Design a_filter_approx, start of the top module:
module a_filter_approx(
    input [31:0] x_in,
    input clk,
    input [5:0] reset,
    output [31:0] y_out);
Size in the first run: about 5000 cells after synthesis, about 540 flip-flops, ~71 I/O pins, roughly 0.044 mm2 of cells after synthesis.
Settings: LEC_CHECK=0, ABC_AREA=0, CAP_MARGIN=20, CORE_MARGIN=2, CORE_UTILIZATION=65, CTS_CLUSTER_SIZE=85, PLACE_DENSITY_LB_ADDON=0.0, SETUP_SLACK_MARGIN=1.55, SLEW_MARGIN=20, TNS_END_PERCENT=5; clock period 5.35 ns.
run.sh (not shown) runs the stock make flow with config.mk's settings and CLKGATE_MAP_FILE=.
The baseline finished with negative setup slack left.
==> next run, changes <==
==> flow/config.mk (replaced) <==
export PLATFORM = sky130hd
export DESIGN_NAME = a_filter_approx
export DESIGN_NICKNAME = a_filter_approx
export VERILOG_FILES = /design/flow/design.v
export SDC_FILE = /design/flow/constraint.sdc
export NUM_CORES = 4
export LEC_CHECK = 0
export CAP_MARGIN = 20
export CORE_MARGIN = 2
export CORE_UTILIZATION = 40
export SLEW_MARGIN = 20
==> flow/constraint.sdc (replaced) <==
create_clock -name core_clock -period 10.0 [get_ports {clk}]
set_input_delay 2.0000 -clock core_clock [delete_from_list [all_inputs] [get_ports {clk}]]
set_output_delay 2.0000 -clock core_clock [all_outputs]
set_load 0.01 [all_outputs]
The new run produced a clean layout. Global-route usage came out lower by 17 points. Routed wire length goes down by a quarter to a third. Final cell count went down by a few percent. Clock-buffer cell count climbs by 6. Non-clock buffer count shrinks by 985. Die size rises by well over a third. First-iteration DRC count shrinks by well over a third. Design area shrinks by about a fifth.
==> next run, changes <==
--- a/flow/config.mk
+++ b/flow/config.mk
@@ -8,4 +8,5 @@
 export CAP_MARGIN = 20
 export CORE_MARGIN = 2
-export CORE_UTILIZATION = 40
+export CORE_UTILIZATION = 65
+export SETUP_SLACK_MARGIN = -0.16
 export SLEW_MARGIN = 20
==> flow/constraint.sdc (replaced) <==
create_clock -name core_clock -period 6.87 [get_ports {clk}]
set_input_delay 1.3740 -clock core_clock [delete_from_list [all_inputs] [get_ports {clk}]]
set_output_delay 1.3740 -clock core_clock [all_outputs]
set_load 0.01 [all_outputs]
The changed run finished with negative setup slack left.
Area after synthesis is unchanged.
Non-clock buffer count rose by 200.
Clock-buffer cell count stays the same.

---

## purple
a_filter_approx again, from the RTL that the note above started with.
==> flow/config.mk <==
export PLATFORM = sky130hd
export DESIGN_NAME = a_filter_approx
export DESIGN_NICKNAME = a_filter_approx
export VERILOG_FILES = /design/flow/design.v
export SDC_FILE = /design/flow/constraint.sdc
export NUM_CORES = 4
export LEC_CHECK = 0
export ABC_AREA = 1
export CAP_MARGIN = 25
export CELL_PAD_IN_SITES_DETAIL_PLACEMENT = 1
export CORE_MARGIN = 2
export CORE_UTILIZATION = 40
export CTS_CLUSTER_DIAMETER = 386
export GPL_ROUTABILITY_DRIVEN = 0
export GPL_TIMING_DRIVEN = 1
export MIN_ROUTING_LAYER = met1
export SETUP_SLACK_MARGIN = 3.09
export SLEW_MARGIN = 20
export TNS_END_PERCENT = 65
==> flow/constraint.sdc <==
create_clock -name core_clock -period 14.5 [get_ports {clk}]
set_input_delay 2.9000 -clock core_clock [delete_from_list [all_inputs] [get_ports {clk}]]
set_output_delay 2.9000 -clock core_clock [all_outputs]
set_load 0.01 [all_outputs]
What red does differently from purple at the input level:
Settings: a deleted SETUP_SLACK_MARGIN that had been 3.09; a deleted CELL_PAD_IN_SITES_DETAIL_PLACEMENT that had been 1; a deleted GPL_TIMING_DRIVEN that had been 1; a deleted ABC_AREA that had been 1; a change of MIN_ROUTING_LAYER from met1 to met2; a change of TNS_END_PERCENT from 65 to 60; a deleted GPL_ROUTABILITY_DRIVEN that had been 0.
[summary]
- Taking purple as the reference, in red cell area after placement now smaller, routed wire length on met2 has decreased, final critical-path setup slack moved down.
- Relative to purple, the final worst clock skew of red is higher by 0.0057 ns.
- Of the two values seen for uppermost layer routed, met4 was produced by purple and met5 by red.
- The count of clock-buffer cells in the layout in red was lower than what purple gave.
- purple → red: synthesized area lower; routed wire length went down by 43%; worst-case reg-to-reg path depth went up by 30%; cell count now sits lower; non-clock buffer count went down by 1.

---

## violet
Starting RTL as in the previous note.
Settings: LEC_CHECK=0, ABC_AREA=1, CAP_MARGIN=20, CORE_ASPECT_RATIO=0.9, CORE_MARGIN=2, CORE_UTILIZATION=72, CTS_CLUSTER_DIAMETER=308, CTS_CLUSTER_SIZE=58, MAX_ROUTING_LAYER=met5, MIN_ROUTING_LAYER=met1, PLACE_DENSITY=0.63, SETUP_SLACK_MARGIN=0.65, SLEW_MARGIN=35; clock period 6.84 ns.
No final results exist for violet, since it was stopped by error ODB-0269 during global routing (5_1_grt).
For willow, these inputs were changed with respect to violet:
==> flow/config.mk <==
export PLATFORM = sky130hd
export DESIGN_NAME = a_filter_approx
export DESIGN_NICKNAME = a_filter_approx
export VERILOG_FILES = /design/flow/design.v
export SDC_FILE = /design/flow/constraint.sdc
export NUM_CORES = 4
export LEC_CHECK = 0
export ABC_AREA = 1
export CAP_MARGIN = 20
export CORE_MARGIN = 2
export CORE_UTILIZATION = 72
export CTS_CLUSTER_DIAMETER = 234
export PLACE_DENSITY_LB_ADDON = 0.21
export SLEW_MARGIN = 20
==> flow/constraint.sdc <==
create_clock -name core_clock -period 6.61 [get_ports {clk}]
set_input_delay 1.3220 -clock core_clock [delete_from_list [all_inputs] [get_ports {clk}]]
set_output_delay 1.3220 -clock core_clock [all_outputs]
set_load 0.01 [all_outputs]
==> comparison <==
Of violet and willow, only violet never reached the final stage. Between willow and violet, the total placed cells including tap cells does not differ in any meaningful way. Summary of willow over violet: die height +14 um; core utilization before placement held; total die size neither gained nor lost much; count of H-tree levels built during CTS increased 1. Compared with violet, in willow cell area after placement stayed essentially flat; floorplan row count rose 5.
The following lists how raven was set up differently from willow:
==> flow/config.mk <==
export PLATFORM = sky130hd
export DESIGN_NAME = a_filter_approx
export DESIGN_NICKNAME = a_filter_approx
export VERILOG_FILES = /design/flow/design.v
export SDC_FILE = /design/flow/constraint.sdc
export NUM_CORES = 4
export LEC_CHECK = 0
export CAP_MARGIN = 20
export CORE_MARGIN = 2
export CORE_UTILIZATION = 63
export SLEW_MARGIN = 20
==> flow/constraint.sdc <==
create_clock -name core_clock -period 8.15 [get_ports {clk}]
set_input_delay 1.6300 -clock core_clock [delete_from_list [all_inputs] [get_ports {clk}]]
set_output_delay 1.6300 -clock core_clock [all_outputs]
set_load 0.01 [all_outputs]
==> results <==
raven reached the final stage; the timing, DRC and antenna checks on its layout passed.
raven against willow: yosys-reported design area after synthesis moved down; cell count fell 25%.
raven vs willow, clock-buffer cell count went down by about 12%.
Weighted congestion reported at the end of routability-driven placement: raven < willow
## Diff of input files: pepper against raven
-- flow/config.mk --
<<< raven, line 9
export CORE_MARGIN = 2
export CORE_UTILIZATION = 63
export SLEW_MARGIN = 20
>>> pepper, line 9
export CORE_MARGIN = 2
export CORE_UTILIZATION = 40
export SLEW_MARGIN = 20
==> flow/constraint.sdc <==
create_clock -name core_clock -period 9.35 [get_ports {clk}]
set_input_delay 1.8700 -clock core_clock [delete_from_list [all_inputs] [get_ports {clk}]]
set_output_delay 1.8700 -clock core_clock [all_outputs]
set_load 0.01 [all_outputs]
--- outcome ---
In the metrics for pepper and raven, the one carrying the lower hold slack is pepper. Met1 capacity usage during global routing in pepper vs raven: down 13 points. Number of cells in the finished layout apart from fillers, pepper and raven: lower on raven. On core utilization of the finished layout: between pepper and raven, it ends up higher for raven.

---

== job 101 ==
Starting RTL as in the previous note.
## a_filter_approx
module a_filter_approx(
    input [31:0] x_in,
    input clk,
    input [5:0] reset,
    output [31:0] y_out);
    wire [10:0] a1_1;
    wire [10:0] a1_2;
    wire [10:0] a1_3;
    wire [10:0] a1_4;
    wire [10:0] b1;
    assign a1_1 = -11'sd192;
    assign a1_2 = -11'sd1021;
    assign a1_3 = -11'sd928;
    assign a1_4 = -11'sd1010;
    assign b1 = 11'sd307;
    wire [31:0] y_1;
    wire [31:0] y_2;
    wire [31:0] y_3;
    wire [31:0] y_4;
    wire [31:0] y_5;
    fos_exact_v4 first_stage(x_in,a1_4,clk,reset[0],y_1);
    fos_exact_v3 second_stage(y_1,a1_3,b1,clk,reset[1],y_2);
    fos_exact_v2 third_stage(y_2,a1_2,clk,reset[2],y_3);
    fos_exact_v2 fourth_stage(y_3,a1_2,clk,reset[3],y_4);
    fos_exact_v1 fifth_stage(y_4,a1_1,clk,reset[4],y_5);
    fos_exact_v1 sixth_stage(y_5,a1_1,clk,reset[5],y_out);
endmodule
make LEC_CHECK=0 ABC_AREA=1 CAP_MARGIN=20 CORE_ASPECT_RATIO=0.5 CORE_MARGIN=2 CORE_UTILIZATION=72 CTS_CLUSTER_DIAMETER=392 CTS_CLUSTER_SIZE=96 PLACE_DENSITY=0.39 SETUP_SLACK_MARGIN=2.44 SLEW_MARGIN=20 finish   # period 9.18 ns
Job 101 terminated abnormally: 5_1_grt reported ODB-0269.
For job 102, these inputs were changed with respect to job 101:
- clearing PLACE_DENSITY, which used to be 0.39
- clearing CORE_ASPECT_RATIO, which used to be 0.5
- clearing CTS_CLUSTER_SIZE, which used to be 96
- clearing ABC_AREA, which used to be 1
- swapping 72 for 17 in CORE_UTILIZATION
- clearing SETUP_SLACK_MARGIN, which used to be 2.44
- clearing CTS_CLUSTER_DIAMETER, which used to be 392
- swapping 9.18 for 14.0 in the clock period (ns, I/O delays scaled along)
Notes after the runs:
- Job 102: PASS, flow complete, no timing, DRC or antenna violations
- Looking only at placer congestion estimate, and setting everything else aside, the higher value of job 102 and job 101 goes to job 101.
- Post-detailed-placement cell area (higher): job 101
- The final reports for job 102 and job 101 show post-synthesis adder-cell area fraction higher in the former.
- Job 102 ended up with a higher portion of the post-synthesis area used by sequential elements than job 101 did.
- Going from job 101 to job 102, area inside the core boundary climbed 270%; number of sinks handled by clock tree synthesis shows no meaningful change; cell count after placement grew by 482.
- Relative to job 101, post-synthesis simple-gate area fraction has decreased by 7.7 points in job 102.
diff inputs: job 102 => job 103
- MIN_ROUTING_LAYER now met2, previously not set
- CORE_UTILIZATION now 40, was 17
- the clock period (ns, I/O delays scaled along) now 14.5, was 14.0
## What came out
Of job 103 and job 102, the run reporting the higher initial antenna violation count was job 102. Lower detailed-routing wirelength on met1 goes to job 103 over job 102. | buffer-and-inverter tally for the worst setup path | higher: job 102 |. Looking at area fraction of clock buffers and clock inverters, job 103 sits 1.1 points higher than job 102 does. Job 103 ended with more wire length than job 102.
[inputs] job 104 vs job 103
- an added PLACE_DENSITY of 0.77
- a change of CORE_UTILIZATION from 40 to 72
- a deleted MIN_ROUTING_LAYER that had been met2
- a change of the clock period (ns, I/O delays scaled along) from 14.5 to 7.29
Findings:
Between job 103 and job 104, final weighted congestion in routability-driven placement increased.
FAIL: job 104; every other run in job 103 and job 104 is clean
The final report for job 104 shows a completed flow and a layout that fails verification, specifically setup timing.
Via count ended up 26% lower on job 104 than on job 103.
Met1 layer wirelength in the final routing: job 104 higher than job 103
